Setup of job 1450:
Design ALU_16_bit, start of the top module:
module ALU_16_bit(
input wire [15:0] A,
input wire [15:0] B,
input wire [3:0] ALU_FUN,
input wire clk,
output reg [15:0] ALU_OUT,
output reg Carry_Flag,
output reg Arith_Flag,
output reg Logic_Flag,
output reg CMP_Flag,
output reg Shift_Flag
);
For scale: roughly 2300 cells after synthesis, about 16 flip-flops.
==> flow/config.mk <==
export PLATFORM = sky130hd
export DESIGN_NAME = ALU_16_bit
export DESIGN_NICKNAME = ALU_16_bit
export VERILOG_FILES = /design/flow/design.v
export SDC_FILE = /design/flow/constraint.sdc
export NUM_CORES = 4
export LEC_CHECK = 0
export ABC_AREA = 1
export CAP_MARGIN = 20
export CELL_PAD_IN_SITES_GLOBAL_PLACEMENT = 2
export CORE_ASPECT_RATIO = 1.36
export CORE_MARGIN = 2
export CORE_UTILIZATION = 40
export CTS_CLUSTER_DIAMETER = 324
export HOLD_SLACK_MARGIN = -0.03
export PLACE_DENSITY_LB_ADDON = 0.09
export SLEW_MARGIN = 20
export TNS_END_PERCENT = 10
==> flow/constraint.sdc <==
create_clock -name core_clock -period 31.0 [get_ports {clk}]
set_input_delay 6.2000 -clock core_clock [delete_from_list [all_inputs] [get_ports {clk}]]
set_output_delay 6.2000 -clock core_clock [all_outputs]
set_load 0.01 [all_outputs]
run.sh (not shown) runs the stock make flow with config.mk's settings and CLKGATE_MAP_FILE=.
Per the final summary, job 1450 finished and its layout is clean on timing, DRC and antenna.
Setup changes, job 1450 to job 7012
Settings: CORE_UTILIZATION: 40 -> 70; GPL_ROUTABILITY_DRIVEN: unset -> 0; TNS_END_PERCENT: 10 -> 15; CELL_PAD_IN_SITES_GLOBAL_PLACEMENT: 2 -> unset; GPL_TIMING_DRIVEN: unset -> 0; CORE_ASPECT_RATIO: 1.36 -> 0.5; CTS_CLUSTER_SIZE: unset -> 98; PLACE_DENSITY: unset -> 0.6; CAP_MARGIN: 20 -> 15; CTS_CLUSTER_DIAMETER: 324 -> 338; PLACE_DENSITY_LB_ADDON: 0.09 -> unset; HOLD_SLACK_MARGIN: -0.03 -> unset.
==> results <==
Every stage of the flow completed for job 7012, and the final layout passed the timing, design-rule and antenna checks.
Job 1450 → job 7012: chip area went down by about 40%; utilization went up by 34 points; chip area from the yosys synthesis statistics was more or less identical; post-route worst setup slack went down by 0.48 ns; area growth from synthesis to layout went down by 3.9 points.
Row minimum hold slack: job 7012 lower / job 1450 higher
Placed cell area (job 7012 vs. job 1450) decreases slightly
Changes in job 1982 relative to job 7012:
Settings: clearing CTS_CLUSTER_DIAMETER, which used to be 338; swapping 15 for 10 in TNS_END_PERCENT; clearing GPL_TIMING_DRIVEN, which used to be 0; swapping 15 for 20 in CAP_MARGIN; swapping 70 for 40 in CORE_UTILIZATION; putting HOLD_SLACK_MARGIN at -0.03 where nothing was set; clearing CTS_CLUSTER_SIZE, which used to be 98; clearing GPL_ROUTABILITY_DRIVEN, which used to be 0; swapping 0.5 for 0.72 in CORE_ASPECT_RATIO; clearing PLACE_DENSITY, which used to be 0.6.
[summary]
In the tables for job 7012 and job 1982, met2 routing resource usage after global routing reads lower with job 1982.
Re relative contribution of the clock network to total power: job 1982 is 0.4 points up on job 7012.
Compared with job 7012, job 1982 shows number of placed cells counting well taps that has gone up by a little under 10%.

* * *

Setup of run R:
Starting RTL as in the previous note.
make LEC_CHECK=0 CAP_MARGIN=20 CORE_MARGIN=2 CORE_UTILIZATION=65 CTS_CLUSTER_DIAMETER=339 HOLD_SLACK_MARGIN=-0.09 SETUP_SLACK_MARGIN=-0.16 SLEW_MARGIN=20 TNS_END_PERCENT=5 finish   # period 29.3 ns
As the logs show, run R stopped at global routing after a tool error, so it never reached the end of the flow.
Edits applied to the flow inputs when going from run R to run Y:
Settings: CTS_CLUSTER_DIAMETER no longer set, was 339; TNS_END_PERCENT no longer set, was 5; HOLD_SLACK_MARGIN no longer set, was -0.09; SETUP_SLACK_MARGIN now -2.0, was -0.16; CORE_UTILIZATION now 58, was 65.
Notes after the runs:
Nothing crashed in run Y and all stages finished; the problem is that the final layout failed, the offending checks being setup timing. As far as post-cts hold buffer count goes, run R and run Y are indistinguishable; the numbers are identical. Re flop and latch count out of synthesis: no difference whatsoever between run Y and run R. Taking run R as the reference, in run Y die area moved up, weighted congestion at the end of routability-driven global placement has decreased. Run R → run Y: number of buffers created by CTS did not really move; instance tally after logic synthesis did not really move.

* * *

build 28:
ALU_16_bit again, from the RTL that the note above started with.
Settings: LEC_CHECK=0, CAP_MARGIN=5, CELL_PAD_IN_SITES_DETAIL_PLACEMENT=2, CELL_PAD_IN_SITES_GLOBAL_PLACEMENT=3, CORE_ASPECT_RATIO=0.95, CORE_MARGIN=2, CORE_UTILIZATION=40, GPL_ROUTABILITY_DRIVEN=1, GPL_TIMING_DRIVEN=1, MAX_ROUTING_LAYER=met5, SLEW_MARGIN=30, TNS_END_PERCENT=80; clock period 46.9 ns.
Inputs modified between build 28 and build 19:
==> flow/config.mk <==
export PLATFORM = sky130hd
export DESIGN_NAME = ALU_16_bit
export DESIGN_NICKNAME = ALU_16_bit
export VERILOG_FILES = /design/flow/design.v
export SDC_FILE = /design/flow/constraint.sdc
export NUM_CORES = 4
export LEC_CHECK = 0
export CAP_MARGIN = 20
export CELL_PAD_IN_SITES_GLOBAL_PLACEMENT = 3
export CORE_ASPECT_RATIO = 0.95
export CORE_MARGIN = 2
export CORE_UTILIZATION = 40
export GPL_TIMING_DRIVEN = 0
export SLEW_MARGIN = 30
export TNS_END_PERCENT = 10
==> flow/constraint.sdc <==
create_clock -name core_clock -period 31.0 [get_ports {clk}]
set_input_delay 6.2000 -clock core_clock [delete_from_list [all_inputs] [get_ports {clk}]]
set_output_delay 6.2000 -clock core_clock [all_outputs]
set_load 0.01 [all_outputs]
Notes after the runs:
- Build 19: flow completed, timing, DRC and antenna clean
- Build 28 → build 19: total global routing overflow now sits at about the same level; end-of-flow core utilization up 8.1 points.
- Re synthesized area: no difference whatsoever between build 19 and build 28.
- When build 19 is set beside build 28, its share of total power in the clock network turns out to be 0.3 points smaller.
[inputs] build 65 vs build 19
==> flow/config.mk <==
export PLATFORM = sky130hd
export DESIGN_NAME = ALU_16_bit
export DESIGN_NICKNAME = ALU_16_bit
export VERILOG_FILES = /design/flow/design.v
export SDC_FILE = /design/flow/constraint.sdc
export NUM_CORES = 4
export LEC_CHECK = 0
export ABC_AREA = 1
export CAP_MARGIN = 15
export CORE_MARGIN = 2
export CORE_UTILIZATION = 72
export CTS_CLUSTER_DIAMETER = 338
export CTS_CLUSTER_SIZE = 98
export GPL_ROUTABILITY_DRIVEN = 0
export GPL_TIMING_DRIVEN = 0
export PLACE_DENSITY = 0.86
export SLEW_MARGIN = 20
export TNS_END_PERCENT = 15
### Flow results
- Build 65 finished end to end and its layout was clean on timing, DRC and antenna.
- For the fraction of power consumed by the clock network, build 65 came in 0.7 points higher than build 19 did.
- Taking build 19 as the reference, in build 65 clock group total power shows a reduction of 7.9%, total power went down.
- Sequential power grows by a few percent when moving from build 19 to build 65.
- [build 65 vs build 19] critical path depth: higher in build 65
- Between build 65 and build 19, the proportion of total power due to net switching is lower for build 19.
Inputs modified between build 65 and build 22:
==> flow/config.mk <==
export PLATFORM = sky130hd
export DESIGN_NAME = ALU_16_bit
export DESIGN_NICKNAME = ALU_16_bit
export VERILOG_FILES = /design/flow/design.v
export SDC_FILE = /design/flow/constraint.sdc
export NUM_CORES = 4
export LEC_CHECK = 0
export ABC_AREA = 1
export CAP_MARGIN = 40
export CORE_MARGIN = 9
export CORE_UTILIZATION = 68
export CTS_CLUSTER_DIAMETER = 204
export CTS_CLUSTER_SIZE = 65
export GPL_ROUTABILITY_DRIVEN = 0
export GPL_TIMING_DRIVEN = 0
export PLACE_DENSITY = 0.41
export SLEW_MARGIN = 20
export TNS_END_PERCENT = 20
## What came out
The switching share of power in build 22 was lower than what build 65 gave.
Delta (build 22 minus build 65): tap cell count moved up; proportion of power drawn by the clock network went up 0.6 points.
Build 22 against build 65: fraction of the mapped netlist area in compound gates closely matched the old numbers, register fraction of the total cell area held steady.

* * *

== JK ==
The RTL this note starts from:
==> flow/design.v <==
module ALU_16_bit(
input wire [15:0] A,
input wire [15:0] B,
input wire [3:0] ALU_FUN,
input wire clk,
output reg [15:0] ALU_OUT,
output reg Carry_Flag,
output reg Arith_Flag,
output reg Logic_Flag,
output reg CMP_Flag,
output reg Shift_Flag
);
reg [15:0] ALU_OUT_Comb;
always @ (*)
 begin
  Arith_Flag = 0;
  Logic_Flag = 0;
  CMP_Flag = 0;
  Shift_Flag = 0;
  Carry_Flag = 0;
  case (ALU_FUN)
    4'b0000: begin
	          {Carry_Flag, ALU_OUT_Comb} = A + B;
	          Arith_Flag = 1; 
			 end
	4'b0001: begin 
	          {Carry_Flag, ALU_OUT_Comb} = A - B;
	          Arith_Flag = 1;
 			 end
	4'b0010: begin 
	          ALU_OUT_Comb = A * B;
	          Arith_Flag = 1; 
			 end
	4'b0011: begin
	          if (B != 16'b0)
	           begin
			    ALU_OUT_Comb = A / B;
				Arith_Flag = 1;
			   end
			  else
			   begin
			    ALU_OUT_Comb = 16'b0;
				Arith_Flag = 1;
			   end
			 end
	4'b0100: begin 
	          ALU_OUT_Comb = A & B;
	          Logic_Flag = 1; 
			 end
	4'b0101: begin
	          ALU_OUT_Comb = A | B;
	          Logic_Flag = 1;
			 end
	4'b0110: begin 
	          ALU_OUT_Comb = ~ (A & B);
	          Logic_Flag = 1;
			 end
	4'b0111: begin
	          ALU_OUT_Comb = ~ (A | B);
	          Logic_Flag = 1;
			 end
	4'b1000: begin
	          ALU_OUT_Comb = A ^ B;
	          Logic_Flag = 1;
			 end
	4'b1001: begin 
	          ALU_OUT_Comb = ~ (A ^ B);
	          Logic_Flag = 1;
			 end
	4'b1010: begin
	          if (A == B)
	           begin
			    ALU_OUT_Comb = 16'b1;
				CMP_Flag = 1;
			   end
			  else
			   begin
			    ALU_OUT_Comb = 16'b0;
				CMP_Flag = 1;
			   end
			 end
	4'b1011: begin
	          if (A > B)
	           begin
			    ALU_OUT_Comb = 16'b10;
				CMP_Flag = 1;
			   end
			  else
			   begin
			    ALU_OUT_Comb = 16'b0;
				CMP_Flag = 1;
			   end
			 end
	4'b1100: begin
	          if (A < B)
	           begin
			    ALU_OUT_Comb = 16'b11;
				CMP_Flag = 1;
			   end
			  else
			   begin
			    ALU_OUT_Comb = 16'b0;
				CMP_Flag = 1;
			   end
			 end
	4'b1101: begin 
	          ALU_OUT_Comb = A >> 1 ;
	          Shift_Flag = 1;
			 end
	4'b1110: begin
           	  ALU_OUT_Comb = A << 1 ;
	          Shift_Flag = 1;
			 end
	default: ALU_OUT_Comb = 16'b0;
  endcase
 end
always @ (posedge clk)
 begin
  ALU_OUT <= ALU_OUT_Comb;
 end 
endmodule
make LEC_CHECK=0 CAP_MARGIN=0 CORE_MARGIN=2 CORE_UTILIZATION=72 CTS_CLUSTER_DIAMETER=140 CTS_CLUSTER_SIZE=47 PLACE_DENSITY_LB_ADDON=0.01 SETUP_SLACK_MARGIN=-0.47 SLEW_MARGIN=20 finish   # period 12.1 ns
Tool error DPL-0033 stopped JK during detailed placement (3_5_place_dp); no final results.
Changes in MS relative to JK:
Settings: swapping 47 for 37 in CTS_CLUSTER_SIZE; clearing CTS_CLUSTER_DIAMETER, which used to be 140; swapping 0 for 20 in CAP_MARGIN; clearing SETUP_SLACK_MARGIN, which used to be -0.47; swapping 72 for 71 in CORE_UTILIZATION; putting PLACE_DENSITY at 0.78 where nothing was set; clearing PLACE_DENSITY_LB_ADDON, which used to be 0.01; swapping 12.1 for 15.5 in the clock period (ns, I/O delays scaled along).
==> comparison <==
- Initial cell density of the core | MS below JK
- Of MS and JK, the run reporting the lower horizontal die dimension was JK.
- [compare] base=JK new=MS: number of distinct library cells after synthesis closely matched the old numbers; global placer's final weighted congestion closely matched the old numbers.
- Flow for MS halted at clock tree synthesis (4_1_cts), error code DPL-0038.
For AL, these inputs were changed with respect to MS:
Settings: CORE_UTILIZATION: 71 -> 48; PLACE_DENSITY: 0.78 -> unset; CTS_CLUSTER_SIZE: 37 -> unset; the clock period (ns, I/O delays scaled along): 15.5 -> 30.6.
## What came out
AL did not stop at any stage, and its layout met the timing, design-rule and antenna checks.
AL vs. MS: initial core utilization went down by 23 points.
Compared with MS, AL shows a higher width of the die.
AL vs. MS: core footprint went up 9300 µm²; yosys cell count essentially unchanged; weighted congestion at the end of routability-driven global placement moved down.
Placement-stage worst setup slack on AL is ahead of MS.
Fraction of synthesized area in multiplexers came out exactly the same in MS and AL.
The die of AL is larger than the one used in MS.
### AL -> TR
Settings: a change of CORE_UTILIZATION from 48 to 17; a change of the clock period (ns, I/O delays scaled along) from 30.6 to 39.2.
Notes after the runs:
Delta (TR minus AL): critical path depth shows an increase of 0.88%; post-layout worst setup margin rose by 1.24 ns; maximum vdd drop fell by 0.029 mV. Taking AL as 1.0, TR lands at 0.77 on switching power summed over all nets. Summary of TR over AL: share of power burned in registers rose by 0.5 points; initial cell density of the core shows a reduction of 32 points. Total power for TR: about 28% down relative to AL. TR — final hold slack 1.95 ns higher, AL as reference. From TR to AL, synthesized instance count did not move at all. Looking only at global-route met3 utilization, and setting everything else aside, the lower value of AL and TR goes to TR.
Power and IR drop assume default switching activity.
